==> flow/design.v (excerpt) <==
module dmc_top (
    input         clk_i,
    input         rst_n_i,
    input         start_i,
    input         read_i,
    input         write_i,
    input  [31:0] address_i,
    input  [31:0] data_i,
    output [31:0] data_o,
    output        ready_o,
    output        mem_read_o,
    output        mem_write_o,
    output [31:0] mem_address_o,
    output [31:0] mem_data_o,
    input  [31:0] mem_data_i
);
localparam BLOCK_SIZE = 32;
localparam NUM_OF_BLOCKS_PER_LINE = 4;
localparam NUM_OF_CACHE_LINES = 4;
localparam ADDRESS_SIZE = 32;
localparam LINE_SIZE = NUM_OF_BLOCKS_PER_LINE * BLOCK_SIZE;
wire hit, read_flush, read_fetch, write_flush, write_fetch;
wire cache_read, cache_write, cache_read_line, cache_write_line;
wire [BLOCK_SIZE - 1: 0]   data_from_cache, data_to_cache;
wire [ADDRESS_SIZE - 1: 0] address_from_cache, address_to_cache;
wire [LINE_SIZE - 1: 0]    line_from_cache, line_to_cache;
DMC_Controller #(.BLOCK_SIZE(BLOCK_SIZE), .NUM_OF_BLOCKS_PER_LINE(NUM_OF_BLOCKS_PER_LINE),
  ...
Size in the first run: ~2900 cells after synthesis, roughly 1600 flip-flops, ~0.057 sq mm of cells after synthesis.
export LEC_CHECK = 0
export CAP_MARGIN = 20
export CELL_PAD_IN_SITES_GLOBAL_PLACEMENT = 0
export CORE_ASPECT_RATIO = 1.87
export CORE_MARGIN = 2
export CORE_UTILIZATION = 47
export PLACE_DENSITY_LB_ADDON = 0.3
export SETUP_SLACK_MARGIN = 0.15
export SLEW_MARGIN = 20
create_clock -name core_clock -period 2.39 [get_ports {clk_i}]
run.sh (not shown) runs the stock make flow with config.mk's settings and CLKGATE_MAP_FILE=.
The first run finished but failed the layout checks on negative setup slack.
Then changed:
ABC_AREA = 1   (was unset)
CELL_PAD_IN_SITES_GLOBAL_PLACEMENT = unset   (was 0)
CORE_ASPECT_RATIO = unset   (was 1.87)
CORE_UTILIZATION = 72   (was 47)
PLACE_DENSITY_LB_ADDON = unset   (was 0.3)
SETUP_SLACK_MARGIN = unset   (was 0.15)
clock period = 3.55 ns   (was 2.39 ns; I/O delays follow)
Result:
- The new run ran to the end with no violations
- die size drops by 33%
- sequential share of layout area climbs by 1.3 points
- setup slack gains 900 ps
- count of clock-buffer cells in the layout rose by 23
- register-to-register slack improves by 900 ps
- clock skew is higher by 17 ps
- hold slack is better by 57 ps
- sequential cell count stays the same
- maximum frequency decreases by 7.4%
- via count rises by 31%
- non-clock buffer count came out lower by 94
Then changed:
ABC_AREA = unset   (was 1)
CORE_UTILIZATION = 16   (was 72)
clock period = 4.19 ns   (was 3.55 ns; I/O delays follow)
Effect: Area after synthesis is lower by 1.5%; sequential share of layout area fell by 3.5 points; combinational power barely changes; power decreases by 12%; count of clock-buffer cells in the layout is higher by 11; maximum frequency went down by 10%; design area goes up by 5.4%; via count shrinks by 25%.
Then changed:
CORE_UTILIZATION = 72   (was 16)
CTS_CLUSTER_SIZE = 41   (was unset)
SETUP_SLACK_MARGIN = 0.33   (was unset)
clock period = 2.33 ns   (was 4.19 ns; I/O delays follow)
Result:
- Now the flow reached the layout checks and failed them: negative setup slack
- final area drops by 3.1%
- core utilization rises by 68 points
- final cell count decreases by 44%
- maximum frequency went up by 16%
- routed wire length climbs by 4.2%
Then changed:
CORE_UTILIZATION = 64   (was 72)
CTS_CLUSTER_SIZE = unset   (was 41)
SETUP_SLACK_MARGIN = unset   (was 0.33)
The new run reached the layout checks and failed them: negative setup slack.
Hold slack gains 3.1 ps.
Total power barely changes.
Register-to-register slack is about the same.
Worst setup slack gains 11 ps.
Design area climbs by 1.2%.
Routed wire length drops by 13%.
Via count drops by 7.2%.
Global-route usage drops by 9.1 points.
Critical path depth climbs by 1.
Non-clock buffer count climbs by 40.

========
Starting RTL as in the previous note.
clock: 5.3 ns
lec_check: 0
abc_area: 1
cap_margin: 20
cell_pad_in_sites_detail_placement: 2
cell_pad_in_sites_global_placement: 2
core_aspect_ratio: 0.56
core_margin: 4
core_utilization: 40
cts_cluster_diameter: 140
gpl_timing_driven: 0
max_routing_layer: met5
min_routing_layer: met2
setup_slack_margin: 1.54
slew_margin: 25
tns_end_percent: 90
The baseline did not get past global routing (5_1_grt), error GRT-0116.
==> next run, changes <==
--- a/flow/config.mk
+++ b/flow/config.mk
@@ -6,5 +6,5 @@
 export NUM_CORES = 4
 export LEC_CHECK = 0
-export ABC_AREA = 1
+export ABC_AREA = 0
 export CAP_MARGIN = 20
 export CELL_PAD_IN_SITES_DETAIL_PLACEMENT = 2
@@ -13,5 +13,5 @@
 export CORE_MARGIN = 4
 export CORE_UTILIZATION = 40
-export CTS_CLUSTER_DIAMETER = 140
+export CTS_CLUSTER_DIAMETER = 268
 export GPL_TIMING_DRIVEN = 0
 export MAX_ROUTING_LAYER = met5
After rerunning:
- The new run finished with timing, DRC and antenna clean
- die area falls by 1.5%
- synthesized cell count shrinks by 33%
- area after synthesis goes down by 1.5%
==> next run, changes <==
==> flow/config.mk (replaced) <==
export PLATFORM = sky130hd
export DESIGN_NAME = dmc_top
export DESIGN_NICKNAME = dmc_top
export VERILOG_FILES = /design/flow/design.v
export SDC_FILE = /design/flow/constraint.sdc
export NUM_CORES = 4
export LEC_CHECK = 0
export CAP_MARGIN = 20
export CELL_PAD_IN_SITES_DETAIL_PLACEMENT = 2
export CORE_MARGIN = 2
export CORE_UTILIZATION = 40
export CTS_CLUSTER_DIAMETER = 140
export GPL_TIMING_DRIVEN = 0
export MAX_ROUTING_LAYER = met4
export SLEW_MARGIN = 20
This time the run finished but failed the layout checks on setup timing.
Cell count goes down by 3.4%.
Combinational power goes down by 11%.
Clock-buffer cell count goes up by 27.
Worst hold slack loses 0.020 ns.
Power goes up by 5.1%.
Synthesized cell count does not change.
Synthesized area is unchanged.
Maximum frequency goes down by 20%.
Core utilization goes down by 1.9 points.
Die area goes down by 2.2%.
Power and IR drop assume default switching activity.
